**flow/config.mk**
```make
export PLATFORM = sky130hd
export DESIGN_NAME = SCALER_TOPv2
export DESIGN_NICKNAME = SCALER_TOPv2
export VERILOG_FILES = /design/flow/design.v
export SDC_FILE = /design/flow/constraint.sdc
export NUM_CORES = 4
export LEC_CHECK = 0
export CAP_MARGIN = 20
export CORE_MARGIN = 2
export CORE_UTILIZATION = 70
export CTS_CLUSTER_SIZE = 44
export SLEW_MARGIN = 20
```
**flow/constraint.sdc**
```tcl
create_clock -name core_clock -period 3.03 [get_ports {clk33_i}]
set_input_delay 0.6060 -clock core_clock [delete_from_list [all_inputs] [get_ports {clk33_i}]]
set_output_delay 0.6060 -clock core_clock [all_outputs]
set_load 0.01 [all_outputs]
```
**flow/design.v**
```verilog
`timescale 1ns / 1ps
module SCALER_CLOCK_v2(
		input clk33_i,
		input rst_i,
		output khz_clk_o
    );
	localparam [15:0] MATCH = 33333;
	reg [15:0] counter;
	reg khz_clk;
	always @(posedge clk33_i) begin
		if (rst_i) begin
			counter <= {16{1'b0}};
			khz_clk <= 1'b0;
		end else begin
			if (khz_clk) counter <= {16{1'b0}};
			else counter <= counter + 1;
			khz_clk <= (counter == MATCH);
		end
	end
	assign khz_clk_o = khz_clk;
endmodule
`timescale 1ns / 1ps
module ANITA3_scaler(
		clk_i,
		rst_i,
		pps_i,
		count_i,
		scaler_o
    );
	parameter WIDTH = 8;
	parameter PRESCALE = 0;
	input clk_i;
	input rst_i;
	input pps_i;
	input count_i;
	output [WIDTH-1:0] scaler_o;
	reg [WIDTH+PRESCALE-1:0] counter;
	wire [WIDTH+PRESCALE:0] counter_plus_one = counter + 1;
	reg [WIDTH-1:0] scaler;
	always @(posedge clk_i) begin
		if (rst_i) begin
			counter <= {WIDTH+PRESCALE{1'b0}};
			scaler <= {WIDTH{1'b0}};
		end else begin
			if (pps_i) counter <= {WIDTH+PRESCALE{1'b0}};
			else if (count_i && !counter_plus_one[WIDTH+PRESCALE]) counter <= counter_plus_one;
			if (pps_i) scaler <= counter[PRESCALE +: WIDTH];
		end
	end
	assign scaler_o = scaler;
endmodule
`timescale 1ns / 1ps
module SCALER_TOPv2(
		input clk33_i,
		input rst_i,
		input [16:0] scal_i,
		input [4:0] scal_addr_i,
		input scal_rd_i,
		output [15:0] scal_dat_o,
		output [15:0] refpulse_cnt_o
    );
	wire update_scalers;
	SCALER_CLOCK_v2 u_clk(.clk33_i(clk33_i),
								 .rst_i(rst_i),
								 .khz_clk_o(update_scalers));
	wire [15:0] scaler_data_out[31:0];
	reg [1:0] ref_pulse_reg;
	reg [15:0] ref_pulse_counter;
	reg [15:0] ref_pulse_count;
	reg [15:0] gated_scaler;
	wire [15:0] ref_pulse_in = {16{scal_i[0]}};
	always @(posedge clk33_i) begin
		if (rst_i) begin
			gated_scaler <= {16{1'b0}};
			ref_pulse_reg <= {2{1'b0}};
			ref_pulse_counter <= {16{1'b0}};
			ref_pulse_count <= {16{1'b0}};
		end else begin
			gated_scaler <= ref_pulse_in & scal_i[16:1];
			ref_pulse_reg <= {ref_pulse_reg[0],scal_i[0]};
			if (update_scalers) ref_pulse_counter <= {16{1'b0}};
			else if (ref_pulse_reg[0] && !ref_pulse_reg[1]) ref_pulse_counter <= ref_pulse_counter + 1;
			if (update_scalers) ref_pulse_count <= ref_pulse_counter;
		end
	end
	generate
		genvar trig, ant;
		for (trig=0;trig<4;trig=trig+1) begin : L1
			ANITA3_scaler #(.WIDTH(16),.PRESCALE(0)) u_l1_scaler(.clk_i(clk33_i),
																				  .rst_i(rst_i),
																				  .pps_i(update_scalers),
																				  .count_i(scal_i[1+trig]),
																				  .scaler_o(scaler_data_out[12+trig]));
			ANITA3_scaler #(.WIDTH(16),.PRESCALE(0)) u_l1_mon_scaler(.clk_i(clk33_i),
																				  .rst_i(rst_i),
																				  .pps_i(update_scalers),
																				  .count_i(gated_scaler[trig]),
																				  .scaler_o(scaler_data_out[28+trig]));
		end
		for (ant=0;ant<12;ant=ant+1) begin : ANT
			ANITA3_scaler #(.WIDTH(16),.PRESCALE(0)) u_ant_scaler(.clk_i(clk33_i),
																					.rst_i(rst_i),
																					.pps_i(update_scalers),
																					.count_i(scal_i[5+ant]),
																					.scaler_o(scaler_data_out[ant]));
			ANITA3_scaler #(.WIDTH(16),.PRESCALE(0)) u_ant_mon_scaler(.clk_i(clk33_i),
																					.rst_i(rst_i),
																					.pps_i(update_scalers),
																					.count_i(gated_scaler[4+ant]),
																					.scaler_o(scaler_data_out[16+ant]));
		end
	endgenerate
	reg scaler_bank;
	reg [31:0] scaler_ram[63:0];
	reg [31:0] scaler_out;
	reg reading;
	reg updating;
	reg was_updating;
	reg maybe_reading_too_slow;
	reg [4:0] scaler_addr_count;
	wire [5:0] scaler_addr_count_plus_one = scaler_addr_count + 1;
	always @(posedge clk33_i) begin
		if (updating && !rst_i)
			scaler_ram[{scaler_bank,scaler_addr_count}] <= {ref_pulse_count,scaler_data_out[scaler_addr_count]};
		scaler_out <= scaler_ram[{!scaler_bank,scal_addr_i}];
	end
	always @(posedge clk33_i) begin	
		if (rst_i) begin
			scaler_bank <= 1'b0;
			reading <= 1'b0;
			updating <= 1'b0;
			was_updating <= 1'b0;
			maybe_reading_too_slow <= 1'b0;
			scaler_addr_count <= {5{1'b0}};
		end else begin
		if (update_scalers) updating <= 1;
		else if (scaler_addr_count_plus_one[5]) updating <= 0;
		if (updating) scaler_addr_count <= scaler_addr_count_plus_one;
		if ((scal_addr_i == {5{1'b0}}) && scal_rd_i)
			reading <= 1;
		else if ((scal_addr_i == {5{1'b1}}) && scal_rd_i) 
			reading <= 0;
		else if (update_scalers && maybe_reading_too_slow)
			reading <= 0;
		if (!reading) maybe_reading_too_slow <= 0;
		else if (update_scalers && reading) maybe_reading_too_slow <= 1;
		was_updating <= updating;
		if (!updating && was_updating && !reading) scaler_bank <= ~scaler_bank;		
		end
	end
	assign scal_dat_o = scaler_out[15:0];
	assign refpulse_cnt_o = scaler_out[31:16];
endmodule
```
**flow/run.sh**
```bash
#!/bin/bash
# the make line also repeats each setting of config.mk as NAME=value (left out here)
make -C /OpenROAD-flow-scripts/flow DESIGN_CONFIG=/design/flow/config.mk WORK_HOME=/design/flow/orfs CLKGATE_MAP_FILE= finish
```
==> results of run 1 <==
==> what timing repair did <==
item / in CTS / in global routing
pin swaps: 6 / 24
resized: 22 / 45
endpoints found under the setup margin: 571 / 799
cloned: 5 / 18
setup buffers: 15 / 15
==> metrics by stage <==
stage	std cells	setup TNS [ps]	util (%)	worst slack (ps)	power [mW]
after floorplan	8774	-436060	-	-547.6	48.59
after global placement	11324	-93450	74.50	-824.7	49.59
after detailed placement	11324	-72920	74.51	-522.3	49.67
after CTS	11901	-10430	80.20	-125.6	88.21
after global routing	11936	-46180	80.64	-229.4	90.40
final	11957	-59750	80.67	-352.1	89.33
==> metal layers <==
layer,vias up,global-route usage (%),share of wire [%]
met2,10001,73.99,44
met5,-,0,0.10
met3,3382,13.48,14
li1,34870,-,-
met4,38,45.31,13
met1,43394,55.29,29
==> cell type report <==
type                    count  area share, %
well taps                2464          2.090
clock buffers             439          6.076
repair buffers            634          4.670
multi-input cells        5018          29.09
inverters                  79         0.2010
diodes                     24        0.04071
clock inverters           118         0.7226
flip-flops and latches   3181          57.11
==> results_slide.txt, run 1 <==
Physical Implementation Snapshot

Final timing
  – Slew Limit Fails: 0
  – Final setup viols: between 600 and 700
  – Cycle use final: 111.6%
  – RSZ-0062 raised after global routing: yes
  – Hold slack: 179.4 ps
  – Worst Skew: slightly below 90 ps
  – Tmin final: 3382 ps
  – Final WS setup: -352.1 ps
  – Slew @ Worst Pin: approximately 1200 ps
  – Maximum clock frequency: slightly below 300 MHz
  – Worst slew margin: about a fifth
  – Fin. Hold Viols: 0

Routing
  – Final ANT Viol Nets: 0
  – 1st-iter DRT viols: about 17000
  – Final WL: around 480000 um
  – DR DRC count: 0
  – Routed vias/inst: approximately 7.7
  – First-pass DRT Iterations: 9
  – Vias: 91685
  – DR WL/cell: approximately 40 um

Synth
  – Most common cell in the netlist: edfxtp_1
  – Largest type area fraction: a little under half
  – Cell area leaders: edfxtp_1 48%, dfxtp_1 18%, mux4_2 9.7%, mux2i_1 5.9%, nor2_1 3.2%
  – Main logic family after synthesis: multiplexers
  – Syn_nets: slightly below 9000
  – Average cell area after synthesis: between 10 and 15 um^2
  – Unique cell types: just over 80
  – Mapped Cells: roughly 8800
  – YS warnings: 3
  – Most common reg cell: edfxtp_1
  – Flip-flops with a built-in enable: roughly 2000
  – Mapped cell area: 0.1287 mm^2
  – Area reported by Yosys stat: between 0.1 and 0.15 mm^2
  – Cells in synth_stat.txt: just under 9000
  – Post-synth top cells: 2048 x edfxtp_1, 1133 x dfxtp_1, 1102 x nor2_1, 754 x mux2i_1, 553 x mux4_2
  – Fa+ha+maj area frac: less than 1%
  – Mux share: roughly 16%
  – Registers, synthesis: 3181
  – FFs w/ async S/R, synth: 0%
  – Simple Share, Synth: 8.599%
  – Synth area leader: edfxtp_1
  – XOR/XNOR Fraction of Synth Area: 2.246%
  – Post-synthesis sequential area ratio: around two thirds
  – Post-Synth AOI/OAI Area: 5.210%

Pwr
  – Clk pwr share: between 40 and 50%
  – P_int: 69.24 mW
  – Net Switching: 20.09 mW
  – Combinational fraction of design power: between 3 and 4%
  – Max VDD drop: between 0.9 and 1 mV
  – Sw Ratio: between 20% and 30%
  – P_seq: around 46 mW
  – Clock network power: between 40 and 50 mW
  – Comb power: 3.25 mW
  – Seq pwr share: 51.3%
  – Top Consumer: registers
  – Power Dens Cells: between 600 and 700 mW/mm^2
  – Pleak: a little under 50 nW

Critical path
  – Worst-path maximum fanout: 13
  – CP Depth: 7
  – Worst reg2reg startpoint: scaler_bank
  – Req. time, crit path: between 3000 and 4000 ps
  – Reg2reg end: scaler_out[29]
  – CP cell instances: inv_1, nor2_2, buf_4, buf_4, a21oi_1, nand2_1, a21oi_1
  – WP buf/inv: 3
  – Max stage delay cell, worst path: a21oi_1
  – Crit. End Element: flip-flop
  – Crit-path max cell delay: approximately 930 ps
  – Worst Setup EP: scaler_out[29]
  – CP delay by family, top: AND-OR/OR-AND gates
  – Reg2Reg Depth: 7
  – CP Launch Type: flip-flop
  – Critical path arrival: 4290 ps
  – Reg2reg setup slack: -350 ps
  – CP Class: flip-flop to flip-flop
  – Worst Setup SP: scaler_bank

Global route
  – Number of antenna violations at the first check in global routing: ~46
  – Final global-route overflow total: 0
  – Vias in the first global route: approximately 86000
  – Gr usage total: 48.41%
  – Global-route wire length before repair: approximately 640000 um
  – Pin count of the biggest net entering global routing: between 200 and 250

Clocking
  – Root buffer cell: clkbuf_16
  – CTS HTree Levels: 5
  – Sink Count: 3181
  – Num CTS Buffers: around 320
  – CTS tree: built
  – Worst-case clock buffer depth: 4
  – Cts hold-fix bufs: 0
  – Latency at later pin: 1000 ps
  – Worst-path clk slew: roughly 70 ps

Outcome
  – Status: failed layout checks
  – Fail Reasons: negative setup slack

Die
  – IO Count: about 57
  – Chip Area: approximately 0.19 mm^2
  – Core ar.: 0.1829 mm^2
  – Die Span X: 432.8 um
  – Row count: around 160
  – Die height: 432.8 um
  – Fp_density: 70.36%

Final layout
  – P&R area growth vs syn: 14.65%
  – Net count, final: approximately 9300
  – MI comb area: ~0.043 mm^2
  – Sequential cell area: 0.08425 mm^2
  – Post-route cell area: around 0.15 mm^2
  – Fill count: ~9100

Run
  – Max-cap viol count: 0
  – Log Warnings: between 50 and 60

Placed design
  – Port Buffer Count: 56
  – Post-DP Area: 0.1363 mm^2
  – Post-DP HPWL: between 200000 and 250000 um
  – Final Wtd Congestion: approximately 1.1

Worst hold path
  – Hold WC Path Type: input port to flip-flop
  – Worst Hold Path EP: ANT[1].u_ant_scaler.scaler[11]
  – Hold path cells: 3
  – Hold_sp: rst_i
==> inputs of run 2 (changes only) <==
Settings changed: ABC_AREA set to 1, CAP_MARGIN 20 to 0, CELL_PAD_IN_SITES_GLOBAL_PLACEMENT set to 1, CORE_UTILIZATION 70 to 40, CTS_CLUSTER_SIZE 44 to 16, GPL_ROUTABILITY_DRIVEN set to 0, MAX_ROUTING_LAYER set to met4, PLACE_DENSITY_LB_ADDON set to 0.16.
Clock period 3.03 ns to 10.0 ns, I/O delays scaled along.
==> run 2 against run 1 <==
Effect of this change:
- the run now finishes clean
- cell area grew 1.3%
- combinational power fell by 69%
- register-to-register slack gained 6200 ps
- wire length shrank 15%
- clock power decreased by 68%
- non-clock buffer count fell by 408
- critical path type is now input port to flip-flop
==> results_slide.txt, run 2 <==
Physical Implementation Snapshot

Critical path
  – Max stage delay cell, worst path: nand2_4
  – Reg2Reg Depth: 9
  – WP buf/inv: 5
  – Req. time, crit path: ~11000 ps
  – Crit-path max cell delay: 590 ps
  – CP Class: input port to flip-flop
  – Reg2reg setup slack: 5860 ps
  – Most used cell, CP: buf_4
  – Worst Setup EP: ANT[4].u_ant_mon_scaler.scaler[7]
  – CP cell instances: clkdlybuf4s50_1, buf_4, inv_2, buf_4, nand2_4, buf_12, o22ai_1
  – Crit. End Element: flip-flop
  – Critical path arrival: around 5500 ps
  – CP Launch Type: input port
  – Reg2reg end: scaler_ram[49][13]
  – CP Depth: 7
  – Worst reg2reg startpoint: scaler_addr_count[2]
  – Worst-path maximum fanout: 207
  – CP delay by family, top: buffers and inverters
  – Worst Setup SP: rst_i

Die
  – Row count: around 210
  – Chip Area: ~0.34 mm^2
  – Fp_density: 40.23%
  – IO Count: roughly 57
  – Die height: 580.8 um
  – Core ar.: 0.3308 mm^2
  – Die Span X: around 580 um

Routing
  – Final ANT Viol Nets: 0
  – WL met2: slightly below 200000 um
  – DR DRC count: 0
  – Vias: about 99000
  – DR WL/cell: 22.08 um
  – Wl on met1: approximately 180000 um
  – Top routing layer in use: met4
  – Detail Route met3 WL: 21570 um
  – First-pass DRT Iterations: 6
  – Routed vias/inst: 5.355
  – Final WL: 407600 um
  – 1st-iter DRT viols: 8493

Final timing
  – Fin. Hold Viols: 0
  – Cycle use final: 46.48%
  – RSZ-0062 raised after global routing: no
  – Worst Skew: about 69 ps
  – Worst slew margin: 16.98%
  – Tmin final: 4648 ps
  – Hold slack: about 450 ps
  – Setup TNS: 0 ps
  – Final WS setup: about 5400 ps
  – Maximum clock frequency: between 200 and 250 MHz
  – Slew @ Worst Pin: between 1000 and 1500 ps
  – Slew Limit Fails: 0
  – Final setup viols: 0

Final layout
  – Post-route cell area: 0.1495 mm^2
  – Net count, final: ~14000
  – Fill count: 31075
  – Non-Filler Instances: around 18000
  – Final core occ: between 40 and 50%
  – P&R area growth vs syn: 12.30%

Placed design
  – Port Buffer Count: between 50 and 60
  – Post-DP HPWL: roughly 230000 um
  – Post-Place Cells: roughly 18000
  – Dpl ws: 4485 ps
  – Post-DP Area: between 0.1 and 0.15 mm^2

Pwr
  – Clock network power: between 10 and 15 mW
  – Seq pwr share: roughly 50%
  – Sw Ratio: between 20% and 30%
  – Max VDD drop: between 0.1 and 0.15 mV
  – Top Consumer: registers
  – Combinational fraction of design power: under 10%
  – Comb power: about 1 mW
  – Final Power: around 28 mW
  – Net Switching: 6.178 mW
  – P_seq: between 10 and 15 mW
  – Pleak: about 53 nW
  – Power Dens Cells: approximately 190 mW/mm^2
  – P_int: 21.68 mW
  – Clk pwr share: 46.5%

Synth
  – Post-synth top cells: 3855 x nand2_1, 2094 x nand3_1, 2048 x edfxtp_1, 1133 x dfxtp_1, 1024 x inv_1
  – FFs w/ async S/R, synth: 0%
  – Synth area leader: edfxtp_1
  – Most common reg cell: edfxtp_1
  – Fa+ha+maj area frac: less than 1%
  – Mapped cell area: between 0.1 and 0.15 mm^2
  – Simple Share, Synth: about 23%
  – Post-Synth AOI/OAI Area: between 6 and 7%
  – Average cell area after synthesis: about 9.5 um^2
  – Main logic family after synthesis: simple AND/OR/NAND/NOR gates
  – YS warnings: 3
  – Registers, synthesis: around 3200
  – Syn_nets: between 10000 and 15000
  – XOR/XNOR Fraction of Synth Area: 1.553%
  – Unique cell types: 46
  – Most common cell in the netlist: nand2_1
  – Mux share: 0%
  – Area reported by Yosys stat: between 0.1 and 0.15 mm^2
  – Cells in synth_stat.txt: 13946
  – Mapped Cells: roughly 14000
  – Post-synthesis sequential area ratio: 63.25%
  – Cell area leaders: edfxtp_1 46%, dfxtp_1 17%, nand2_1 11%, nand3_1 7.9%, inv_1 2.9%
  – Flip-flops with a built-in enable: just over 2000
  – Largest type area fraction: roughly 46%

Outcome
  – Status: complete, no violations

Global route
  – Gr usage total: ~24%
  – Pin count of the biggest net entering global routing: between 200 and 250
  – Global-route wire length before repair: approximately 610000 um
  – Number of antenna violations at the first check in global routing: 5
  – Vias in the first global route: approximately 94000
  – Final global-route overflow total: 0

Worst hold path
  – Hold path cells: 2
  – Hold WC Path Type: flip-flop to flip-flop
  – Worst Hold Path EP: maybe_reading_too_slow
  – Hold_sp: maybe_reading_too_slow

Clocking
  – Post-CTS setup buffer count: 0
  – Latency at later pin: 950 ps
  – Root buffer cell: clkbuf_16
  – Post-CTS Resized: 0
  – Num CTS Buffers: ~350
  – Worst-case clock buffer depth: 4
  – Worst-path clk slew: ~60 ps
  – Sink Count: about 3200
  – Cts hold-fix bufs: 0
  – CTS tree: built
  – CTS HTree Levels: 5

Run
  – Log Warnings: ~110
  – Max-cap viol count: 0
## run 2: metal layers
layer | vias to the layer above | global-route usage [%]
met2 | 2690 | 39.20
met3 | 607 | 2.642
met5 | - | -
li1 | 47297 | -
met4 | 0 | 7.194
met1 | 48253 | 31.96
## run 2: layout make-up
cell class                 instances  area, um^2  share of cell area, %
clock buffer                     463        9676                  6.474
tap                             4366        5463                  3.655
inverter                        1063        4040                  2.703
clock inverter                   184        1768                  1.183
timing repair buffer             226        2096                  1.402
sequential                      3181       84210                  56.34
antenna                            4       10.01               0.006697
multi-input combinational       8972       42200                  28.23
==> inputs of run 3 (changes only) <==
Settings changed: ABC_AREA 1 to not set, CAP_MARGIN 0 to 5, CELL_PAD_IN_SITES_DETAIL_PLACEMENT set to 0, CELL_PAD_IN_SITES_GLOBAL_PLACEMENT 1 to 0, CORE_ASPECT_RATIO set to 1.52, CORE_MARGIN 2 to 5, CORE_UTILIZATION 40 to 68, CTS_CLUSTER_SIZE 16 to 52, GPL_ROUTABILITY_DRIVEN 0 to not set, GPL_TIMING_DRIVEN set to 1, MIN_ROUTING_LAYER set to met1, PLACE_DENSITY_LB_ADDON 0.16 to 0.17, SETUP_SLACK_MARGIN set to 0.79, TNS_END_PERCENT set to 90.
Clock period 10.0 ns to 3.54 ns, I/O delays scaled along.
==> run 3 against run 2 <==
Effect of this change:
- synthesized cell count shrank 37%
- register-to-register slack got worse by 6000 ps
- power rose to 2.7 times the previous value
- now fails the layout checks on max-capacitance violations, max-slew violations, negative setup slack
- largest cell class unchanged
==> results_slide.txt, run 3 <==
Physical Implementation Snapshot

Final timing
  – Slew @ Worst Pin: 1664 ps
  – Worst slew margin: -14.12%
  – Final WS setup: -164.7 ps
  – Fin. Hold Viols: 0
  – Setup TNS: -954.2 ps
  – Cycle use final: 104.7%
  – RSZ-0062 raised after global routing: yes
  – Final setup viols: 26
  – Slew Limit Fails: 8
  – Maximum clock frequency: 269.9 MHz
  – Tmin final: 3705 ps
  – Worst Skew: about 91 ps

Synth
  – Most common reg cell: edfxtp_1
  – Area reported by Yosys stat: between 0.1 and 0.15 mm^2
  – Mapped cell area: between 0.1 and 0.15 mm^2
  – Mapped Cells: approximately 9000
  – Fa+ha+maj area frac: less than 1%
  – Post-synth top cells: 2048 x edfxtp_1, 1133 x dfxtp_1, 1102 x nor2_1, 754 x mux2i_1, 553 x mux4_2
  – Average cell area after synthesis: between 10 and 15 um^2
  – Main logic family after synthesis: multiplexers
  – Unique cell types: approximately 80
  – YS warnings: 3
  – Mux share: around 16%
  – Synth area leader: edfxtp_1
  – Most common cell in the netlist: edfxtp_1
  – Simple Share, Synth: around 8.6%
  – Cells in synth_stat.txt: 8774
  – Registers, synthesis: between 3000 and 4000
  – Cell area leaders: edfxtp_1 48%, dfxtp_1 18%, mux4_2 9.7%, mux2i_1 5.9%, nor2_1 3.2%
  – Post-Synth AOI/OAI Area: between 5 and 6%
  – Syn_nets: 8840
  – FFs w/ async S/R, synth: 0%
  – XOR/XNOR Fraction of Synth Area: around 2.2%
  – Largest type area fraction: about 48%
  – Flip-flops with a built-in enable: roughly 2000
  – Post-synthesis sequential area ratio: around two thirds

Routing
  – Final ANT Viol Nets: 0
  – DR WL/cell: 42.19 um
  – Wl on met1: approximately 140000 um
  – WL met2: about 230000 um
  – Routed vias/inst: between 7 and 8
  – 1st-iter DRT viols: roughly 16000
  – Final WL: 506500 um
  – DR DRC count: 0
  – Top routing layer in use: met4
  – Detail Route met3 WL: roughly 67000 um
  – First-pass DRT Iterations: 17
  – Vias: around 90000

Critical path
  – CP Class: flip-flop to flip-flop
  – Worst Setup SP: scaler_bank
  – Worst-path maximum fanout: 26
  – Worst reg2reg startpoint: scaler_bank
  – Crit. End Element: flip-flop
  – Worst Setup EP: scaler_out[16]
  – CP delay by family, top: AND-OR/OR-AND gates
  – Reg2reg end: scaler_out[16]
  – Max stage delay cell, worst path: a22oi_1
  – WP buf/inv: 2
  – Reg2reg setup slack: -160 ps
  – CP Depth: 6
  – Req. time, crit path: about 4300 ps
  – CP cell instances: buf_4, nor2b_1, buf_4, a22oi_1, a22o_1, o211a_1
  – Reg2Reg Depth: 6
  – Crit-path max cell delay: 1220 ps
  – Most used cell, CP: buf_4
  – CP Launch Type: flip-flop
  – Critical path arrival: between 4000 and 5000 ps

Pwr
  – Clock network power: between 30 and 40 mW
  – Net Switching: ~17 mW
  – P_int: roughly 58 mW
  – Power Dens Cells: 507.3 mW/mm^2
  – Top Consumer: registers
  – Pleak: between 40 and 50 nW
  – Seq pwr share: 51.9%
  – Max VDD drop: 0.5951 mV
  – P_seq: 39.3 mW
  – Sw Ratio: between 20% and 30%
  – Comb power: 2.83 mW
  – Combinational fraction of design power: 3.7%
  – Clk pwr share: roughly 44%

Final layout
  – Post-route cell area: about 0.15 mm^2
  – Net count, final: ~9300
  – P&R area growth vs syn: 15.81%

Clocking
  – Worst-case clock buffer depth: 4
  – Latency at later pin: about 900 ps
  – CTS HTree Levels: 5
  – Worst-path clk slew: 70 ps
  – Sink Count: approximately 3200
  – CTS tree: built
  – Num CTS Buffers: slightly below 300
  – Root buffer cell: clkbuf_16

Die
  – Chip Area: 0.1982 mm^2
  – Die height: about 550 um
  – Fp_density: between 60% and 70%
  – Core ar.: 0.1888 mm^2
  – Die Span X: about 360 um
  – IO Count: ~57
  – Row count: a little under 200

Worst hold path
  – Hold path cells: 3
  – Worst Hold Path EP: was_updating
  – Hold_sp: rst_i
  – Hold WC Path Type: input port to flip-flop

Global route
  – Vias in the first global route: approximately 86000
  – Pin count of the biggest net entering global routing: 215
  – Number of antenna violations at the first check in global routing: between 40 and 50
  – Global-route wire length before repair: 632100 um
  – Gr usage total: between 40% and 50%
  – Final global-route overflow total: 0

Outcome
  – Status: failed layout checks
  – Fail Reasons: max-capacitance violations, max-slew violations, negative setup slack

Placed design
  – Final Wtd Congestion: between 1 and 1.5
  – Post-DP Area: roughly 0.14 mm^2
  – Port Buffer Count: roughly 56
  – Dpl ws: -149.3 ps
  – Post-DP HPWL: around 260000 um

Run
  – Log Warnings: ~47
  – Max-cap viol count: 3
-- run 3: area by class of cell --
cell class	instances	area, um^2
repair buffers	671	8163
clock buffers	381	8150
fillers	9843	39790
multi-input cells	5018	43510
clock inverters	136	1405
inverters	79	300.3
flip-flops and latches	3181	84250
diodes	53	132.6
well taps	2487	3112
-- run 3: metrics by stage --
step                      power [mW]  instances  utilization, %  hold WS (ps)
after floorplan                41.59       8774               -         429.7
after global placement         42.47      11286           71.96         447.1
after detailed placement       42.53      11286           71.97         451.9
after CTS                      74.34      11841           77.39         385.5
after global routing           77.01      11999           78.92         421.0
final                          75.61      12006           78.93         424.7
-- run 3: what timing repair did --
| action | in CTS | in global routing |
|---|---|---|
| endpoints found under the setup margin | 1684 | 1730 |
| setup buffers | 31 | 48 |
| hold buffers | 0 | 0 |
| resized | 43 | 187 |
| pin swaps | 14 | 45 |
| cloned | 7 | 63 |
-- run 3: routing by layer --
metal  global-route usage (%)  vias up
li1                         -    34893
met5                        -        -
met3                    10.50     3829
met2                    72.37     9964
met4                    42.85        0
met1                    48.65    43641
==> inputs of run 4 (changes only) <==
Settings changed: CAP_MARGIN 5 to 20, CELL_PAD_IN_SITES_DETAIL_PLACEMENT 0 to not set, CELL_PAD_IN_SITES_GLOBAL_PLACEMENT 0 to not set, CORE_ASPECT_RATIO 1.52 to 1.43, CORE_MARGIN 5 to 2, CTS_CLUSTER_SIZE 52 to not set, GPL_TIMING_DRIVEN 1 to not set, MAX_ROUTING_LAYER met4 to not set, MIN_ROUTING_LAYER met1 to not set, PLACE_DENSITY set to 0.6, PLACE_DENSITY_LB_ADDON 0.17 to not set, SETUP_SLACK_MARGIN 0.79 to 0.65, TNS_END_PERCENT 90 to 10.
Clock period 3.54 ns to 3.17 ns, I/O delays scaled along.
==> run 4 against run 3 <==
Effect of this change:
- synthesized area unchanged
- final cell count down 0.76%
- non-clock buffer count down 68
- clock skew up 3.6 ps
- power up 11%
- the layout fails its checks (negative setup slack)
- maximum frequency up 14%
- count of clock-buffer cells in the layout up 8
- clock power up 9.9%
- core utilization down 0.67 points
- cell area down 1.4%
- worst hold slack worse by 340 ps
- die area down 2.7%
==> results_slide.txt, run 4 <==
Physical Implementation Snapshot

Outcome
  – Status: failed layout checks
  – Fail Reasons: negative setup slack

Synth
  – Cell area leaders: edfxtp_1 48%, dfxtp_1 18%, mux4_2 9.7%, mux2i_1 5.9%, nor2_1 3.2%
  – Post-synthesis sequential area ratio: 65.42%
  – Syn_nets: a little under 9000
  – Average cell area after synthesis: approximately 15 um^2
  – Flip-flops with a built-in enable: roughly 2000
  – XOR/XNOR Fraction of Synth Area: about 2.2%
  – YS warnings: 3
  – Most common cell in the netlist: edfxtp_1
  – Mapped Cells: about 9000
  – Largest type area fraction: between 40% and 50%
  – Registers, synthesis: approximately 3200
  – Synth area leader: edfxtp_1
  – Post-Synth AOI/OAI Area: 5.210%
  – Fa+ha+maj area frac: 0.3986%
  – Area reported by Yosys stat: roughly 0.13 mm^2
  – Mapped cell area: ~0.13 mm^2
  – Mux share: around 16%
  – Main logic family after synthesis: multiplexers
  – Unique cell types: between 80 and 90
  – Most common reg cell: edfxtp_1
  – Simple Share, Synth: 8.599%
  – FFs w/ async S/R, synth: 0%
  – Post-synth top cells: 2048 x edfxtp_1, 1133 x dfxtp_1, 1102 x nor2_1, 754 x mux2i_1, 553 x mux4_2
  – Cells in synth_stat.txt: about 8800

Clocking
  – CTS tree: built
  – Num CTS Buffers: around 300
  – Worst-case clock buffer depth: 4
  – Cts hold-fix bufs: 0
  – Sink Count: 3181
  – Worst-path clk slew: ~80 ps
  – Latency at later pin: slightly above 900 ps
  – Root buffer cell: clkbuf_16
  – CTS HTree Levels: 5

Routing
  – DR DRC count: 0
  – First-pass DRT Iterations: 6
  – Vias: about 89000
  – DR WL/cell: about 40 um
  – Routed vias/inst: 7.461
  – Final ANT Viol Nets: 0
  – 1st-iter DRT viols: around 14000
  – Final WL: ~470000 um

Global route
  – Number of antenna violations at the first check in global routing: 33
  – Global-route wire length before repair: around 630000 um
  – Gr usage total: between 40 and 50%
  – Final global-route overflow total: 0
  – Vias in the first global route: between 80000 and 90000
  – Pin count of the biggest net entering global routing: between 100 and 150

Final timing
  – Slew @ Worst Pin: around 1200 ps
  – Fin. Hold Viols: 0
  – Final setup viols: 172
  – Tmin final: approximately 3200 ps
  – Final WS setup: -67.42 ps
  – Slew Limit Fails: 0
  – Worst slew margin: 17.91%
  – Setup TNS: -4679 ps
  – Maximum clock frequency: around 310 MHz
  – Worst Skew: between 90 and 100 ps
  – Hold slack: between 80 and 90 ps
  – RSZ-0062 raised after global routing: yes
  – Cycle use final: 102.1%

Critical path
  – CP Class: flip-flop to flip-flop
  – CP cell instances: ha_4, and3_4, ha_4, buf_6, a222oi_1, buf_4, nand2_4, nor4_4, a41oi_4, buf_12, clkbuf_16
  – Worst-path maximum fanout: 16
  – Worst Setup EP: scaler_ram[55][9]
  – Worst reg2reg startpoint: scaler_addr_count[0]
  – CP delay by family, top: AND-OR/OR-AND gates
  – Reg2Reg Depth: 11
  – Reg2reg end: scaler_ram[55][9]
  – Reg2reg setup slack: -70 ps
  – CP Depth: 11
  – Most used cell, CP: ha_4
  – Critical path arrival: roughly 3800 ps
  – Max stage delay cell, worst path: a222oi_1
  – CP Launch Type: flip-flop
  – WP buf/inv: 4
  – Crit-path max cell delay: between 800 and 900 ps
  – Req. time, crit path: around 3800 ps
  – Worst Setup SP: scaler_addr_count[0]
  – Crit. End Element: flip-flop

Pwr
  – Top Consumer: registers
  – Clk pwr share: a little over two fifths
  – Clock network power: between 30 and 40 mW
  – Seq pwr share: about 52%
  – P_int: 64.85 mW
  – P_seq: between 40 and 50 mW
  – Max VDD drop: slightly below 0.7 mV
  – Pleak: 48.34 nW
  – Power Dens Cells: about 570 mW/mm^2
  – Net Switching: approximately 19 mW
  – Sw Ratio: between 20% and 30%
  – Combinational fraction of design power: under 10%
  – Comb power: around 3 mW

Final layout
  – Fill count: 10026
  – MI comb area: 0.04313 mm^2
  – Sequential cell area: around 0.084 mm^2
  – Non-Filler Instances: 11915
  – Net count, final: 9245
  – P&R area growth vs syn: 14.21%
  – Post-route cell area: 0.1470 mm^2

Worst hold path
  – Hold WC Path Type: input port to flip-flop
  – Worst Hold Path EP: ANT[6].u_ant_mon_scaler.scaler[4]
  – Hold_sp: rst_i
  – Hold path cells: 2

Die
  – Row count: about 190
  – Die Span X: 367.8 um
  – Chip Area: 0.1928 mm^2
  – Die height: about 520 um
  – Fp_density: 68.52%
  – Core ar.: roughly 0.19 mm^2
  – IO Count: ~57

Placed design
  – Port Buffer Count: approximately 56
  – Post-DP HPWL: approximately 260000 um
  – Post-Place Cells: between 10000 and 15000
  – Dpl ws: -316.9 ps
  – Post-DP Area: 0.1362 mm^2
  – Final Wtd Congestion: 1.093

Run
  – Max-cap viol count: 0
  – Log Warnings: about 54
-- run 4: final cells by class --
cell class,count,area share (%)
flip-flops and latches,3181,57.33
multi-input cells,5019,29.35
clock buffers,389,5.479
repair buffers,603,4.557
well taps,2496,2.125
clock inverters,135,0.9340
inverters,79,0.2043
diodes,13,0.02214
-- run 4: per-stage QoR --
stage / util [%] / power, mW
finish: 78.25 / 83.61
CTS: 77.77 / 82.61
global route: 78.24 / 84.76
floorplan: - / 46.45
global placement: 72.49 / 47.33
detailed placement: 72.50 / 47.39
-- run 4: repair_timing --
item | 4_1_cts | 5_1_grt
setup buffers | 11 | 24
endpoints found under the setup margin | 2069 | 2178
resized | 35 | 71
pin swaps | 9 | 14
gates cloned | 7 | 13
-- run 4: per-layer routing --
layer  routed length [um]  GRT usage, %  up-vias
met1               135300         50.27    42767
li1                     -             -    34721
met4                59930         43.62       26
met3                56640         11.59     2790
met2               219300         75.91     8597
met5                  169             0        -
==> inputs of run 5 (changes only) <==
Settings changed: CORE_ASPECT_RATIO 1.43 to not set, CORE_UTILIZATION 68 to 67, PLACE_DENSITY 0.6 to not set, SETUP_SLACK_MARGIN 0.65 to not set, TNS_END_PERCENT 10 to not set.
Clock period 3.17 ns to 6.72 ns, I/O delays scaled along.
==> run 5 against run 4 <==
Effect of this change:
- non-clock buffer count decreased by 323
- critical path type unchanged
- sequential power is 53% lower
- wire length is 17% lower
- core utilization decreased by 3.1 points
- power down 53%
- largest power group unchanged
- first-iteration DRC count is 23% lower
- now clean on timing, DRC and antenna
- final cell count is 2.4% lower
- synthesized cell count stayed put
- setup slack better by 1800 ps
- register-to-register slack improved by 1800 ps
- worst hold slack improved by 370 ps
==> results_slide.txt, run 5 <==
Physical Implementation Snapshot

Clocking
  – Cts hold-fix bufs: 0
  – CTS HTree Levels: 5
  – Latency at later pin: between 900 and 1000 ps
  – Worst-case clock buffer depth: 4
  – Root buffer cell: clkbuf_16
  – Worst-path clk slew: around 70 ps
  – CTS tree: built
  – Post-CTS Resized: 0
  – Sink Count: about 3200
  – Num CTS Buffers: roughly 320
  – Post-CTS setup buffer count: 0

Synth
  – Cell area leaders: edfxtp_1 48%, dfxtp_1 18%, mux4_2 9.7%, mux2i_1 5.9%, nor2_1 3.2%
  – FFs w/ async S/R, synth: 0%
  – Unique cell types: approximately 80
  – Syn_nets: between 8000 and 9000
  – Cells in synth_stat.txt: approximately 8800
  – Area reported by Yosys stat: roughly 0.13 mm^2
  – Most common reg cell: edfxtp_1
  – Fa+ha+maj area frac: 0.3986%
  – Mapped Cells: approximately 8800
  – Registers, synthesis: around 3200
  – Most common cell in the netlist: edfxtp_1
  – Post-Synth AOI/OAI Area: 5.210%
  – Largest type area fraction: 47.79%
  – Average cell area after synthesis: 14.67 um^2
  – Simple Share, Synth: 8.599%
  – Mapped cell area: roughly 0.13 mm^2
  – Mux share: between 10% and 20%
  – YS warnings: 3
  – Post-synth top cells: 2048 x edfxtp_1, 1133 x dfxtp_1, 1102 x nor2_1, 754 x mux2i_1, 553 x mux4_2
  – Post-synthesis sequential area ratio: around two thirds
  – Main logic family after synthesis: multiplexers
  – Flip-flops with a built-in enable: around 2000
  – Synth area leader: edfxtp_1
  – XOR/XNOR Fraction of Synth Area: 2.246%

Critical path
  – Max stage delay cell, worst path: dfxtp_4
  – CP cell instances: inv_2, ha_1, nor4_1, nand2_1, or3_1, buf_4, a41oi_4, buf_4
  – Worst reg2reg startpoint: scaler_addr_count[4]
  – Reg2reg end: scaler_ram[49][0]
  – Worst-path maximum fanout: between 40 and 50
  – Worst Setup EP: scaler_ram[49][0]
  – Crit-path max cell delay: between 700 and 800 ps
  – Reg2Reg Depth: 8
  – CP delay by family, top: simple AND/OR/NAND/NOR gates
  – CP Class: flip-flop to flip-flop
  – CP Launch Type: flip-flop
  – Reg2reg setup slack: approximately 1700 ps
  – CP Depth: 8
  – WP buf/inv: 3
  – Critical path arrival: roughly 5700 ps
  – Worst Setup SP: scaler_addr_count[4]
  – Crit. End Element: flip-flop
  – Most used cell, CP: buf_4
  – Req. time, crit path: around 7400 ps

Final timing
  – Cycle use final: about 75%
  – Final setup viols: 0
  – Tmin final: roughly 5000 ps
  – Fin. Hold Viols: 0
  – RSZ-0062 raised after global routing: no
  – Slew @ Worst Pin: 1278 ps
  – Maximum clock frequency: about 200 MHz
  – Final WS setup: between 1500 and 2000 ps
  – Slew Limit Fails: 0
  – Setup TNS: 0 ps
  – Worst Skew: 80.39 ps
  – Worst slew margin: between 10% and 20%

Placed design
  – Final Wtd Congestion: 1.090
  – Port Buffer Count: around 56
  – Dpl ws: ~1900 ps
  – Post-DP Area: about 0.13 mm^2
  – Post-DP HPWL: between 200000 and 250000 um

Routing
  – WL met2: 187100 um
  – First-pass DRT Iterations: 11
  – 1st-iter DRT viols: 10645
  – Final WL: 390600 um
  – Vias: 81120
  – DR WL/cell: between 30 and 40 um
  – Wl on met1: 133000 um
  – Detail Route met3 WL: around 36000 um
  – Top routing layer in use: met5
  – DR DRC count: 0
  – Final ANT Viol Nets: 0
  – Routed vias/inst: between 6 and 7

Pwr
  – Clk pwr share: ~45%
  – P_int: around 31 mW
  – Net Switching: 8.308 mW
  – Combinational fraction of design power: between 3 and 4%
  – Power Dens Cells: 276.7 mW/mm^2
  – P_seq: between 20 and 25 mW
  – Seq pwr share: around 52%
  – Top Consumer: registers
  – Max VDD drop: 0.4373 mV
  – Comb power: ~1.2 mW
  – Pleak: between 40 and 50 nW
  – Sw Ratio: a little over a fifth
  – Clock network power: around 18 mW

Global route
  – Vias in the first global route: between 70000 and 80000
  – Global-route wire length before repair: ~560000 um
  – Final global-route overflow total: 0
  – Pin count of the biggest net entering global routing: about 210
  – Number of antenna violations at the first check in global routing: 10
  – Gr usage total: 39.59%

Worst hold path
  – Worst Hold Path EP: ref_pulse_reg[1]
  – Hold path cells: 1
  – Hold WC Path Type: flip-flop to flip-flop
  – Hold_sp: ref_pulse_reg[0]

Final layout
  – Post-route cell area: approximately 0.14 mm^2
  – Net count, final: between 8000 and 9000
  – P&R area growth vs syn: 11.34%

Die
  – Core ar.: between 0.15 and 0.2 mm^2
  – Die Span X: 442.3 um
  – IO Count: roughly 57
  – Chip Area: around 0.20 mm^2
  – Die height: 442.3 um
  – Row count: ~160
  – Fp_density: between 60 and 70%

Run
  – Max-cap viol count: 0
  – Log Warnings: between 50 and 60

Outcome
  – Status: complete, no violations
## run 5: layout make-up
type,instances,area [um^2]
clock inverter,141,1323
timing repair buffer,280,2749
sequential,3181,84220
tap,2511,3142
inverter,79,296.5
fill,11123,47310
antenna,3,7.507
multi-input combinational,5018,42690
clock buffer,420,8847
## run 5: through the flow
step | hold slack [ps] | instances | util, % | total power, mW
final | 458.4 | 11633 | 75.18 | 39.65
after global routing | 496.9 | 11630 | 75.17 | 40.42
after CTS | 473.0 | 11625 | 75.10 | 39.71
after detailed placement | 463.2 | 11064 | 69.77 | 22.29
after global placement | 448.1 | 11057 | 69.68 | 22.27
after floorplan | 429.7 | 8774 | - | 21.91
## run 5: metal layers
layer	vias up	GRT usage, %
li1	34115	-
met4	10	29.32
met1	40539	48.09
met2	5172	63.44
met3	1284	7.884
met5	-	0
==> inputs of run 6 (changes only) <==
Settings changed: CAP_MARGIN 20 to 25, CELL_PAD_IN_SITES_DETAIL_PLACEMENT set to 0, CELL_PAD_IN_SITES_GLOBAL_PLACEMENT set to 3, CORE_ASPECT_RATIO set to 1.52, CORE_MARGIN 2 to 10, CORE_UTILIZATION 67 to 23, CTS_CLUSTER_SIZE set to 67, GPL_ROUTABILITY_DRIVEN set to 0, GPL_TIMING_DRIVEN set to 1, HOLD_SLACK_MARGIN set to 0.02, MAX_ROUTING_LAYER set to met5, MIN_ROUTING_LAYER set to met1, PLACE_DENSITY_LB_ADDON set to 0.25, TNS_END_PERCENT set to 50.
Clock period 6.72 ns to 3.81 ns, I/O delays scaled along.
==> run 6 against run 5 <==
Effect of this change:
- now fails the layout checks on negative setup slack
- via count shrank 2.9%
- combinational power grew 100%
- power grew 82%
- clock skew grew 3.2 ps
- final cell count grew 45%
- maximum frequency grew 31%
- wire length grew 26%
- synthesized area is the same
- sequential power grew 76%
- worst hold slack lost 24 ps
- global-route usage shrank 23 points
- critical endpoint is now scaler_ram[30][1]
==> results_slide.txt, run 6 <==
Physical Implementation Snapshot

Outcome
  – Status: failed layout checks
  – Fail Reasons: negative setup slack

Clocking
  – Worst-path clk slew: roughly 70 ps
  – CTS tree: built
  – Sink Count: between 3000 and 4000
  – Worst-case clock buffer depth: 4
  – CTS HTree Levels: 5
  – Root buffer cell: clkbuf_16
  – Num CTS Buffers: approximately 340
  – Latency at later pin: around 1000 ps

Synth
  – Post-Synth AOI/OAI Area: around 5.2%
  – Synth area leader: edfxtp_1
  – Post-synthesis sequential area ratio: 65.42%
  – Unique cell types: roughly 80
  – Mux share: 16.08%
  – Fa+ha+maj area frac: less than 1%
  – YS warnings: 3
  – Average cell area after synthesis: about 15 um^2
  – XOR/XNOR Fraction of Synth Area: 2.246%
  – Registers, synthesis: 3181
  – FFs w/ async S/R, synth: 0%
  – Flip-flops with a built-in enable: 2048
  – Cell area leaders: edfxtp_1 48%, dfxtp_1 18%, mux4_2 9.7%, mux2i_1 5.9%, nor2_1 3.2%
  – Most common reg cell: edfxtp_1
  – Largest type area fraction: a little under half
  – Most common cell in the netlist: edfxtp_1
  – Post-synth top cells: 2048 x edfxtp_1, 1133 x dfxtp_1, 1102 x nor2_1, 754 x mux2i_1, 553 x mux4_2
  – Main logic family after synthesis: multiplexers
  – Cells in synth_stat.txt: between 8000 and 9000
  – Mapped cell area: approximately 0.13 mm^2
  – Mapped Cells: 8774
  – Simple Share, Synth: approximately 8.6%
  – Syn_nets: between 8000 and 9000
  – Area reported by Yosys stat: around 0.13 mm^2

Critical path
  – CP Depth: 11
  – Worst reg2reg startpoint: scaler_addr_count[1]
  – Worst Setup SP: scaler_addr_count[1]
  – Crit-path max cell delay: 890 ps
  – CP Launch Type: flip-flop
  – Critical path arrival: approximately 4500 ps
  – CP Class: flip-flop to flip-flop
  – Reg2Reg Depth: 11
  – Reg2reg setup slack: -10 ps
  – CP delay by family, top: AND-OR/OR-AND gates
  – WP buf/inv: 4
  – Worst-path maximum fanout: around 65
  – Crit. End Element: flip-flop
  – CP cell instances: ha_2, and3_1, ha_1, buf_4, a222oi_1, buf_4, nand3_1, a2111oi_0, buf_4, a31oi_4, buf_12
  – Worst Setup EP: scaler_ram[30][1]
  – Most used cell, CP: buf_4
  – Req. time, crit path: 4460 ps
  – Reg2reg end: scaler_ram[30][1]
  – Max stage delay cell, worst path: a2111oi_0

Pwr
  – P_int: about 56 mW
  – Pleak: 48.88 nW
  – Max VDD drop: roughly 0.37 mV
  – Combinational fraction of design power: under 10%
  – Net Switching: 16.09 mW
  – P_seq: about 37 mW
  – Top Consumer: registers
  – Sw Ratio: ~22%
  – Clk pwr share: about 46%
  – Clock network power: approximately 33 mW
  – Power Dens Cells: roughly 470 mW/mm^2
  – Comb power: roughly 2.5 mW
  – Seq pwr share: 50.5%

Die
  – Row count: between 300 and 400
  – Fp_density: roughly 23%
  – Chip Area: just under 0.6 mm^2
  – Die height: 942.2 um
  – Die Span X: approximately 630 um
  – IO Count: approximately 57
  – Core ar.: around 0.56 mm^2

Final timing
  – Maximum clock frequency: roughly 260 MHz
  – Setup TNS: -206.4 ps
  – Final setup viols: 16
  – Cycle use final: 100.4%
  – Hold slack: between 400 and 500 ps
  – Slew @ Worst Pin: between 1000 and 1500 ps
  – RSZ-0062 raised after global routing: no
  – Worst slew margin: about a quarter
  – Fin. Hold Viols: 0
  – Worst Skew: about 84 ps
  – Slew Limit Fails: 0
  – Tmin final: about 3800 ps
  – Final WS setup: -14.12 ps

Routing
  – DR DRC count: 0
  – Routed vias/inst: approximately 4.7
  – First-pass DRT Iterations: 6
  – Final ANT Viol Nets: 0
  – Final WL: between 400000 and 500000 um
  – Vias: 78745
  – 1st-iter DRT viols: ~6200
  – DR WL/cell: 29.35 um

Global route
  – Number of antenna violations at the first check in global routing: 26
  – Vias in the first global route: between 80000 and 90000
  – Pin count of the biggest net entering global routing: 116
  – Global-route wire length before repair: between 600000 and 700000 um
  – Gr usage total: between 15 and 20%
  – Final global-route overflow total: 0

Worst hold path
  – Hold_sp: scal_addr_i[3]
  – Worst Hold Path EP: scaler_out[0]
  – Hold WC Path Type: input port to flip-flop
  – Hold path cells: 3

Final layout
  – Final core occ: roughly 28%
  – P&R area growth vs syn: 19.77%
  – Net count, final: around 9300

Run
  – Max-cap viol count: 0
  – Log Warnings: ~40

Placed design
  – Post-DP HPWL: 340100 um
  – Port Buffer Count: ~56
[run 6: through the flow]
step	std cells	setup slack [ps]	area, um^2	total power [mW]
2_1_floorplan	8774	-166.7	128900	38.64
3_3_place_gp	16180	-364.4	143100	39.88
3_5_place_dp	16184	-65.46	143100	39.89
4_1_cts	16807	16.07	154100	73.53
5_1_grt	16811	15.06	154100	74.82
6_report	16822	-14.12	154100	72.35
[run 6: routing by layer]
| layer | up-vias | global-route usage (%) | part of all wire [%] |
|---|---|---|---|
| met3 | 721 | 1.902 | 3.7 |
| met4 | 10 | 8.348 | 6.3 |
| li1 | 34858 | - | - |
| met5 | - | 0 | 0.012 |
| met2 | 1890 | 30.40 | 53 |
| met1 | 41266 | 17.69 | 37 |
[run 6: cell type report]
class	count	area, um^2
Timing Repair Buffer	599	6740
Sequential cell	3181	84230
Inverter	79	296.5
Clock inverter	157	1494
Fill cell	56330	403300
Multi-Input combinational cell	5018	42740
Clock buffer	465	9450
Antenna cell	13	32.53
Tap cell	7310	9146
[run 6: timing repair]
action                                  4_1_cts  5_1_grt
buffers inserted                              0        0
resized                                       0        2
hold endpoints to repair                      4        0
endpoints found under the setup margin        0       48
hold buffers                                  1        0
==> inputs of run 7 (changes only) <==
Settings changed: ABC_AREA set to 1, CAP_MARGIN 25 to 0, CELL_PAD_IN_SITES_DETAIL_PLACEMENT 0 to not set, CELL_PAD_IN_SITES_GLOBAL_PLACEMENT 3 to 1, CORE_ASPECT_RATIO 1.52 to not set, CORE_MARGIN 10 to 7, CORE_UTILIZATION 23 to 40, CTS_CLUSTER_SIZE 67 to 54, GPL_TIMING_DRIVEN 1 to not set, HOLD_SLACK_MARGIN 0.02 to not set, MAX_ROUTING_LAYER met5 to met4, MIN_ROUTING_LAYER met1 to not set, PLACE_DENSITY_LB_ADDON 0.25 to 0.16, SLEW_MARGIN 20 to 5, TNS_END_PERCENT 50 to not set.
Clock period 3.81 ns to 10.0 ns, I/O delays scaled along.
==> run 7 against run 6 <==
Effect of this change:
- clock power is 61% lower
- critical path depth is 5 lower
- sequential cell count stayed put
- wire length is 16% lower
- core utilization is 18 points higher
- now clean on timing, DRC and antenna
- sequential share of layout area is 1.6 points higher
- setup slack better by 4800 ps
- largest cell class unchanged
- clock skew is 20 ps lower
- count of clock-buffer cells in the layout is 10 higher
- cell area is 2.9% lower
==> results_slide.txt, run 7 <==
Physical Implementation Snapshot

Critical path
  – WP buf/inv: 4
  – Most used cell, CP: buf_4
  – Reg2reg end: scaler_ram[35][13]
  – Critical path arrival: 5780 ps
  – Crit-path max cell delay: between 800 and 900 ps
  – Worst reg2reg startpoint: scaler_addr_count[0]
  – CP Class: input port to flip-flop
  – CP Launch Type: input port
  – Worst Setup SP: rst_i
  – Reg2Reg Depth: 11
  – Max stage delay cell, worst path: clkdlybuf4s50_1
  – Crit. End Element: flip-flop
  – Reg2reg setup slack: about 5700 ps
  – CP cell instances: clkdlybuf4s50_1, inv_2, buf_4, nand2_1, nor2_4, buf_4
  – Worst-path maximum fanout: 36
  – CP Depth: 6
  – CP delay by family, top: buffers and inverters
  – Worst Setup EP: scaler_ram[55][5]
  – Req. time, crit path: around 11000 ps

Routing
  – 1st-iter DRT viols: about 8700
  – DR DRC count: 0
  – DR WL/cell: between 20 and 25 um
  – Vias: between 90000 and 100k
  – First-pass DRT Iterations: 8
  – Routed vias/inst: between 5 and 6
  – Final ANT Viol Nets: 0
  – Final WL: roughly 410000 um

Clocking
  – CTS tree: built
  – Latency at later pin: about 960 ps
  – Root buffer cell: clkbuf_16
  – Sink Count: between 3000 and 4000
  – Num CTS Buffers: roughly 350
  – Post-CTS setup buffer count: 0
  – Worst-case clock buffer depth: 4
  – CTS HTree Levels: 5
  – Post-CTS Resized: 0
  – Cts hold-fix bufs: 0
  – Worst-path clk slew: around 60 ps

Pwr
  – Power Dens Cells: ~190 mW/mm^2
  – Combinational fraction of design power: 3.7%
  – Comb power: roughly 1.0 mW
  – Sw Ratio: roughly 22%
  – P_seq: 13.9 mW
  – Top Consumer: registers
  – Clk pwr share: between 40% and 50%
  – Net Switching: 6.264 mW
  – Seq pwr share: between 40% and 50%
  – Pleak: about 53 nW
  – P_int: 21.81 mW
  – Max VDD drop: 0.1390 mV
  – Clock network power: approximately 13 mW

Synth
  – Cell area leaders: edfxtp_1 46%, dfxtp_1 17%, nand2_1 11%, nand3_1 7.9%, inv_1 2.9%
  – Post-synthesis sequential area ratio: 63.25%
  – Cells in synth_stat.txt: around 14000
  – XOR/XNOR Fraction of Synth Area: approximately 1.6%
  – Mux share: 0%
  – Post-synth top cells: 3855 x nand2_1, 2094 x nand3_1, 2048 x edfxtp_1, 1133 x dfxtp_1, 1024 x inv_1
  – Most common cell in the netlist: nand2_1
  – Area reported by Yosys stat: 0.1331 mm^2
  – Flip-flops with a built-in enable: between 2000 and 2500
  – Syn_nets: roughly 14000
  – Most common reg cell: edfxtp_1
  – Registers, synthesis: 3181
  – FFs w/ async S/R, synth: 0%
  – Average cell area after synthesis: approximately 9.5 um^2
  – Main logic family after synthesis: simple AND/OR/NAND/NOR gates
  – Mapped cell area: 0.1331 mm^2
  – YS warnings: 3
  – Simple Share, Synth: between 20% and 30%
  – Post-Synth AOI/OAI Area: under 10%
  – Fa+ha+maj area frac: 0.3854%
  – Mapped Cells: between 10000 and 15000
  – Synth area leader: edfxtp_1
  – Unique cell types: 46
  – Largest type area fraction: a little under half

Die
  – Core ar.: between 0.3 and 0.4 mm^2
  – IO Count: between 50 and 60
  – Die height: just under 600 um
  – Fp_density: 40.23%
  – Chip Area: roughly 0.35 mm^2
  – Row count: approximately 210
  – Die Span X: slightly below 600 um

Final timing
  – Worst Skew: ~63 ps
  – RSZ-0062 raised after global routing: no
  – Tmin final: roughly 5200 ps
  – Cycle use final: a little over half
  – Maximum clock frequency: a little under 200 MHz
  – Final setup viols: 0
  – Slew Limit Fails: 0
  – Slew @ Worst Pin: about 1300 ps
  – Worst slew margin: roughly an eighth
  – Fin. Hold Viols: 0
  – Setup TNS: 0 ps

Global route
  – Number of antenna violations at the first check in global routing: 8
  – Final global-route overflow total: 0
  – Gr usage total: a little under a quarter
  – Global-route wire length before repair: 615000 um
  – Vias in the first global route: 94765
  – Pin count of the biggest net entering global routing: 204

Worst hold path
  – Hold WC Path Type: flip-flop to flip-flop
  – Hold path cells: 2
  – Worst Hold Path EP: ref_pulse_reg[1]
  – Hold_sp: ref_pulse_reg[0]

Final layout
  – Fill count: between 30000 and 40000
  – Net count, final: 13848
  – Final core occ: between 40% and 50%
  – P&R area growth vs syn: 12.39%

Placed design
  – Port Buffer Count: approximately 56
  – Post-DP HPWL: between 200000 and 250000 um

Run
  – Log Warnings: ~82
  – Max-cap viol count: 0

Outcome
  – Status: complete, no violations
-- run 7: layer usage --
| metal | global-route usage (%) | up-vias | wire length, um |
|---|---|---|---|
| li1 | - | 47248 | - |
| met1 | 31.06 | 48215 | 181500 |
| met2 | 38.66 | 2906 | 197200 |
| met3 | 2.536 | 662 | 22850 |
| met4 | 6.611 | 0 | 12450 |
| met5 | - | - | 0 |
-- run 7: area by class of cell --
class	instances	area (um^2)	share of cell area, %
flip-flops and latches	3181	84200	56.29
multi-input cells	8972	42190	28.20
clock buffers	475	9887	6.610
well taps	4366	5463	3.652
inverters	1063	4039	2.700
repair buffers	213	1988	1.329
clock inverters	169	1807	1.208
diodes	4	10.01	0.006692
-- run 7: metrics by stage --
step | power, mW | setup slack [ps] | instance area (um^2) | instances | hold slack [ps]
after floorplan | 14.81 | 5494 | 133100 | 13946 | 403.1
after global placement | 15.21 | 3332 | 137800 | 17790 | 417.4
after detailed placement | 15.22 | 3778 | 137900 | 17794 | 424.3
after CTS | 28.33 | 4771 | 149600 | 18438 | 431.5
after global routing | 28.93 | 4683 | 149600 | 18441 | 451.8
final | 28.07 | 4793 | 149600 | 18443 | 430.3
==> inputs of run 8 (changes only) <==
Settings changed: ABC_AREA 1 to not set, CAP_MARGIN 0 to 25, CELL_PAD_IN_SITES_GLOBAL_PLACEMENT 1 to not set, CORE_MARGIN 7 to 2, CORE_UTILIZATION 40 to 41, CTS_CLUSTER_SIZE 54 to not set, GPL_ROUTABILITY_DRIVEN 0 to not set, GPL_TIMING_DRIVEN set to 0, MAX_ROUTING_LAYER met4 to not set, MIN_ROUTING_LAYER set to met1, PLACE_DENSITY_LB_ADDON 0.16 to 0.15, SETUP_SLACK_MARGIN set to 0.54, SLEW_MARGIN 5 to 35.
Clock period 10.0 ns to 6.71 ns, I/O delays scaled along.
==> run 8 against run 7 <==
Effect of this change:
- still clean
- cell area increased by 2.8%
- critical path depth rose by 9
- final cell count down 25%
- wire length grew 19%
- combinational power is 53% higher
- first-iteration DRC count up 12%
- global-route usage up 7.0 points
- count of clock-buffer cells in the layout fell by 2
- clock power increased by 46%
- largest cell class unchanged
- largest power group unchanged
- highest routed layer is now met5
==> results_slide.txt, run 8 <==
Physical Implementation Snapshot

Routing
  – 1st-iter DRT viols: about 9700
  – Final WL: between 400000 and 500000 um
  – First-pass DRT Iterations: 6
  – DR DRC count: 0
  – DR WL/cell: 35.47 um
  – Vias: ~84000
  – Routed vias/inst: 6.032
  – Final ANT Viol Nets: 0

Critical path
  – CP delay by family, top: buffers and inverters
  – Worst Setup SP: scaler_addr_count[4]
  – CP Class: flip-flop to flip-flop
  – Critical path arrival: approximately 7000 ps
  – Reg2Reg Depth: 15
  – WP buf/inv: 10
  – Most used cell, CP: buf_2
  – Reg2reg end: scaler_ram[22][13]
  – Worst-path maximum fanout: 24
  – Req. time, crit path: approximately 7400 ps
  – Reg2reg setup slack: 410 ps
  – Worst reg2reg startpoint: scaler_addr_count[4]
  – CP Depth: 15
  – Crit-path max cell delay: 630 ps
  – Worst Setup EP: scaler_ram[22][13]
  – CP Launch Type: flip-flop
  – Max stage delay cell, worst path: buf_2
  – CP cell instances: buf_2, buf_4, buf_2, inv_2, clkbuf_2, ha_1, clkbuf_2, clkbuf_1, a22oi_2, o221ai_1, a221oi_1, buf_2, a41oi_4, buf_8, buf_8
  – Crit. End Element: flip-flop

Die
  – Die Span X: 564.2 um
  – Chip Area: about 0.32 mm^2
  – Row count: about 210
  – Die height: about 560 um
  – Fp_density: approximately 40%
  – Core ar.: between 0.3 and 0.4 mm^2
  – IO Count: between 50 and 60

Global route
  – Gr usage total: a little under a third
  – Final global-route overflow total: 0
  – Vias in the first global route: slightly above 80000
  – Number of antenna violations at the first check in global routing: 26
  – Global-route wire length before repair: 669800 um
  – Pin count of the biggest net entering global routing: about 66

Clocking
  – Root buffer cell: clkbuf_16
  – Latency at later pin: about 1000 ps
  – CTS tree: built
  – Post-CTS Resized: 7
  – Sink Count: between 3000 and 4000
  – CTS HTree Levels: 5
  – Worst-case clock buffer depth: 4
  – Num CTS Buffers: around 350
  – Post-CTS setup buffer count: 0
  – Worst-path clk slew: 60 ps
  – Cts hold-fix bufs: 0

Final layout
  – P&R area growth vs syn: 19.47%
  – Post-route cell area: approximately 0.15 mm^2
  – Net count, final: roughly 9500

Worst hold path
  – Worst Hold Path EP: scaler_ram[39][30]
  – Hold path cells: 0
  – Hold_sp: ref_pulse_count[14]
  – Hold WC Path Type: flip-flop to flip-flop

Synth
  – YS warnings: 3
  – Most common reg cell: edfxtp_1
  – Cell area leaders: edfxtp_1 48%, dfxtp_1 18%, mux4_2 9.7%, mux2i_1 5.9%, nor2_1 3.2%
  – Cells in synth_stat.txt: ~8800
  – Mapped Cells: 8774
  – Mux share: between 15 and 20%
  – Main logic family after synthesis: multiplexers
  – Largest type area fraction: between 40% and 50%
  – Registers, synthesis: 3181
  – Simple Share, Synth: 8.599%
  – Most common cell in the netlist: edfxtp_1
  – Mapped cell area: 0.1287 mm^2
  – Average cell area after synthesis: between 10 and 15 um^2
  – Post-synthesis sequential area ratio: 65.42%
  – Fa+ha+maj area frac: less than 1%
  – Post-Synth AOI/OAI Area: ~5.2%
  – FFs w/ async S/R, synth: 0%
  – Unique cell types: between 80 and 90
  – Area reported by Yosys stat: between 0.1 and 0.15 mm^2
  – XOR/XNOR Fraction of Synth Area: around 2.2%
  – Syn_nets: ~9000
  – Synth area leader: edfxtp_1
  – Post-synth top cells: 2048 x edfxtp_1, 1133 x dfxtp_1, 1102 x nor2_1, 754 x mux2i_1, 553 x mux4_2
  – Flip-flops with a built-in enable: slightly above 2000

Pwr
  – Combinational fraction of design power: between 3 and 4%
  – Seq pwr share: 50.0%
  – P_int: 32.20 mW
  – Final Power: around 41 mW
  – Comb power: approximately 1.6 mW
  – P_seq: just over 20 mW
  – Max VDD drop: ~0.24 mV
  – Net Switching: 9.142 mW
  – Sw Ratio: 22.11%
  – Top Consumer: registers
  – Clock network power: 19.1 mW
  – Clk pwr share: about 46%
  – Pleak: between 50 and 60 nW
  – Power Dens Cells: between 200 and 300 mW/mm^2

Final timing
  – Maximum clock frequency: approximately 160 MHz
  – Final setup viols: 0
  – Slew @ Worst Pin: about 1100 ps
  – Slew Limit Fails: 0
  – Tmin final: ~6300 ps
  – Final WS setup: a little over 400 ps
  – RSZ-0062 raised after global routing: no
  – Cycle use final: around 94%
  – Worst slew margin: about a quarter
  – Fin. Hold Viols: 0
  – Worst Skew: about 100 ps

Run
  – Log Warnings: 32
  – Max-cap viol count: 0

Placed design
  – Post-DP Area: ~0.14 mm^2
  – Final Wtd Congestion: 1.012
  – Dpl ws: approximately 140 ps
  – Post-DP HPWL: roughly 370000 um
  – Port Buffer Count: 53

Outcome
  – Status: complete, no violations
==> run 8: final cells by class <==
type / instances / area [um^2]
buffer: 496 / 2451
multi-input combinational: 5018 / 42850
inverter: 79 / 296.5
antenna: 8 / 20.02
sequential: 3181 / 84240
tap: 4140 / 5180
timing repair buffer: 348 / 7412
clock buffer: 473 / 9617
fill: 26300 / 158400
clock inverter: 163 / 1669
==> run 8: stage by stage <==
step / util [%] / instances / setup TNS [ps] / hold slack (ps)
finish: 49.25 / 13906 / 0 / 456.8
global route: 49.25 / 13900 / 0 / 467.2
CTS: 49.22 / 13895 / 0 / 459.8
detailed placement: 45.59 / 13259 / 0 / 446.4
global placement: 43.05 / 12967 / -6022860 / 441.6
floorplan: - / 8774 / 0 / 429.7
==> run 8: metal layers <==
layer	track usage [%]	vias to the layer above	routed length [um]
met5	0	-	69
met2	50.22	3931	234200
met3	4.407	1016	33570
li1	-	35456	-
met4	17.93	10	34430
met1	38.56	43473	191000
==> inputs of run 9 (changes only) <==
Settings changed: CAP_MARGIN 25 to 0, CORE_MARGIN 2 to 5, CORE_UTILIZATION 41 to 37, GPL_TIMING_DRIVEN 0 to 1, MAX_ROUTING_LAYER set to met4, MIN_ROUTING_LAYER met1 to not set, PLACE_DENSITY set to 0.35, PLACE_DENSITY_LB_ADDON 0.15 to not set, SETUP_SLACK_MARGIN 0.54 to 0.96, SLEW_MARGIN 35 to 20, TNS_END_PERCENT set to 15.
Clock period 6.71 ns to 7.44 ns, I/O delays scaled along.
==> run 9 against run 8 <==
Effect of this change:
- largest power group unchanged
- largest cell class unchanged
- power decreased by 8.8%
- via count shrank 8.6%
- first-iteration DRC count shrank 33%
- worst hold slack better by 9.8 ps
- core utilization is 6.6 points lower
- sequential cell count unchanged
- die area up 13%
- register-to-register slack better by 1900 ps
==> results_slide.txt, run 9 <==
Physical Implementation Snapshot

Synth
  – XOR/XNOR Fraction of Synth Area: roughly 2.2%
  – Largest type area fraction: between 40% and 50%
  – Most common reg cell: edfxtp_1
  – Cells in synth_stat.txt: slightly below 9000
  – Unique cell types: slightly above 80
  – Mapped Cells: roughly 8800
  – Simple Share, Synth: ~8.6%
  – Registers, synthesis: 3181
  – Main logic family after synthesis: multiplexers
  – Cell area leaders: edfxtp_1 48%, dfxtp_1 18%, mux4_2 9.7%, mux2i_1 5.9%, nor2_1 3.2%
  – Most common cell in the netlist: edfxtp_1
  – Mux share: 16.08%
  – Mapped cell area: around 0.13 mm^2
  – Post-synthesis sequential area ratio: 65.42%
  – FFs w/ async S/R, synth: 0%
  – Syn_nets: just under 9000
  – Area reported by Yosys stat: between 0.1 and 0.15 mm^2
  – Average cell area after synthesis: 14.67 um^2
  – Synth area leader: edfxtp_1

Die
  – Fp_density: between 30% and 40%
  – Die height: roughly 600 um
  – Row count: between 200 and 250
  – IO Count: approximately 57
  – Chip Area: between 0.3 and 0.4 mm^2
  – Core ar.: 0.3462 mm^2

Outcome
  – Status: complete, no violations

Pwr
  – Combinational fraction of design power: around 3.1%
  – Comb power: approximately 1.2 mW
  – Top Consumer: registers
  – Sw Ratio: a little over a fifth
  – Clock network power: about 18 mW
  – Net Switching: between 8 and 9 mW
  – Pleak: around 47 nW
  – Clk pwr share: roughly 47%
  – P_int: 29.61 mW
  – Max VDD drop: between 0.15 and 0.2 mV
  – P_seq: between 15 and 20 mW

Final timing
  – Slew Limit Fails: 0
  – Final setup viols: 0
  – Tmin final: 5096 ps
  – Setup TNS: 0 ps
  – Slew @ Worst Pin: 1128 ps
  – RSZ-0062 raised after global routing: no
  – Fin. Hold Viols: 0
  – Maximum clock frequency: between 150 and 200 MHz
  – Worst slew margin: ~25%
  – Worst Skew: about 49 ps
  – Cycle use final: 68.49%

Clocking
  – Num CTS Buffers: about 360
  – Root buffer cell: clkbuf_16
  – Post-CTS Resized: 0
  – CTS HTree Levels: 5
  – Sink Count: 3181
  – Latency at later pin: approximately 940 ps
  – Worst-path clk slew: around 60 ps
  – Cts hold-fix bufs: 0
  – Worst-case clock buffer depth: 4
  – Post-CTS setup buffer count: 0

Critical path
  – Worst-path maximum fanout: 33
  – CP delay by family, top: simple AND/OR/NAND/NOR gates
  – Max stage delay cell, worst path: a41oi_4
  – CP Class: flip-flop to flip-flop
  – CP Launch Type: flip-flop
  – Worst Setup EP: scaler_ram[32][2]
  – Crit. End Element: flip-flop
  – WP buf/inv: 2
  – Critical path arrival: 5770 ps
  – Worst Setup SP: scaler_addr_count[0]
  – Reg2Reg Depth: 9
  – Most used cell, CP: buf_4
  – CP cell instances: ha_2, and3_1, ha_1, nor4_1, nand2_1, or3_1, buf_4, a41oi_4, buf_4
  – Crit-path max cell delay: between 700 and 800 ps
  – CP Depth: 9
  – Reg2reg setup slack: approximately 2300 ps
  – Reg2reg end: scaler_ram[32][2]
  – Req. time, crit path: 8120 ps

Global route
  – Vias in the first global route: ~76000
  – Global-route wire length before repair: between 600000 and 700000 um
  – Number of antenna violations at the first check in global routing: 15
  – Gr usage total: about a quarter
  – Final global-route overflow total: 0

Routing
  – Top routing layer in use: met4
  – Detail Route met3 WL: about 16000 um
  – Final WL: between 400000 and 500000 um
  – Wl on met1: approximately 180000 um
  – DR WL/cell: 32.21 um
  – 1st-iter DRT viols: ~6500
  – WL met2: between 200000 and 250000 um
  – DR DRC count: 0
  – Final ANT Viol Nets: 0
  – Routed vias/inst: 5.548

Final layout
  – Non-Filler Instances: around 14000
  – P&R area growth vs syn: 14.71%
  – Final core occ: a little over two fifths

Placed design
  – Final Wtd Congestion: 0.9384
  – Port Buffer Count: ~56
  – Post-DP HPWL: 290900 um

Worst hold path
  – Hold WC Path Type: flip-flop to flip-flop
  – Hold path cells: 1
  – Hold_sp: ref_pulse_reg[0]

Run
  – Max-cap viol count: 0
  – Log Warnings: approximately 55
run 9: final cells by class:
class                   count  area, um^2
clock buffers             501       10260
flip-flops and latches   3181       84220
fillers                 31338      198600
multi-input cells        5018       42770
well taps                4578        5728
clock inverters           161        1553
repair buffers            292        2759
diodes                      8       20.02
inverters                  79       297.8
run 9: stage by stage:
stage / setup slack [ps] / power (mW) / hold WS [ps] / area (um^2)
2_1_floorplan: 2074 / 19.79 / 429.7 / 128700
6_report: 2344 / 37.72 / 466.6 / 147600
4_1_cts: 2304 / 38.26 / 473.3 / 147500
5_1_grt: 2105 / 39.02 / 499.0 / 147600
3_5_place_dp: 2265 / 20.29 / 458.8 / 135700
3_3_place_gp: 2113 / 20.29 / 441.0 / 135500
run 9: routing by layer:
layer,global-route usage (%),vias to the layer above
met5,-,-
met4,9.158,0
met3,2.700,602
met2,42.94,1699
met1,30.67,40061
li1,-,34304
No activity file was given, so power comes from the tool's default toggle rates.
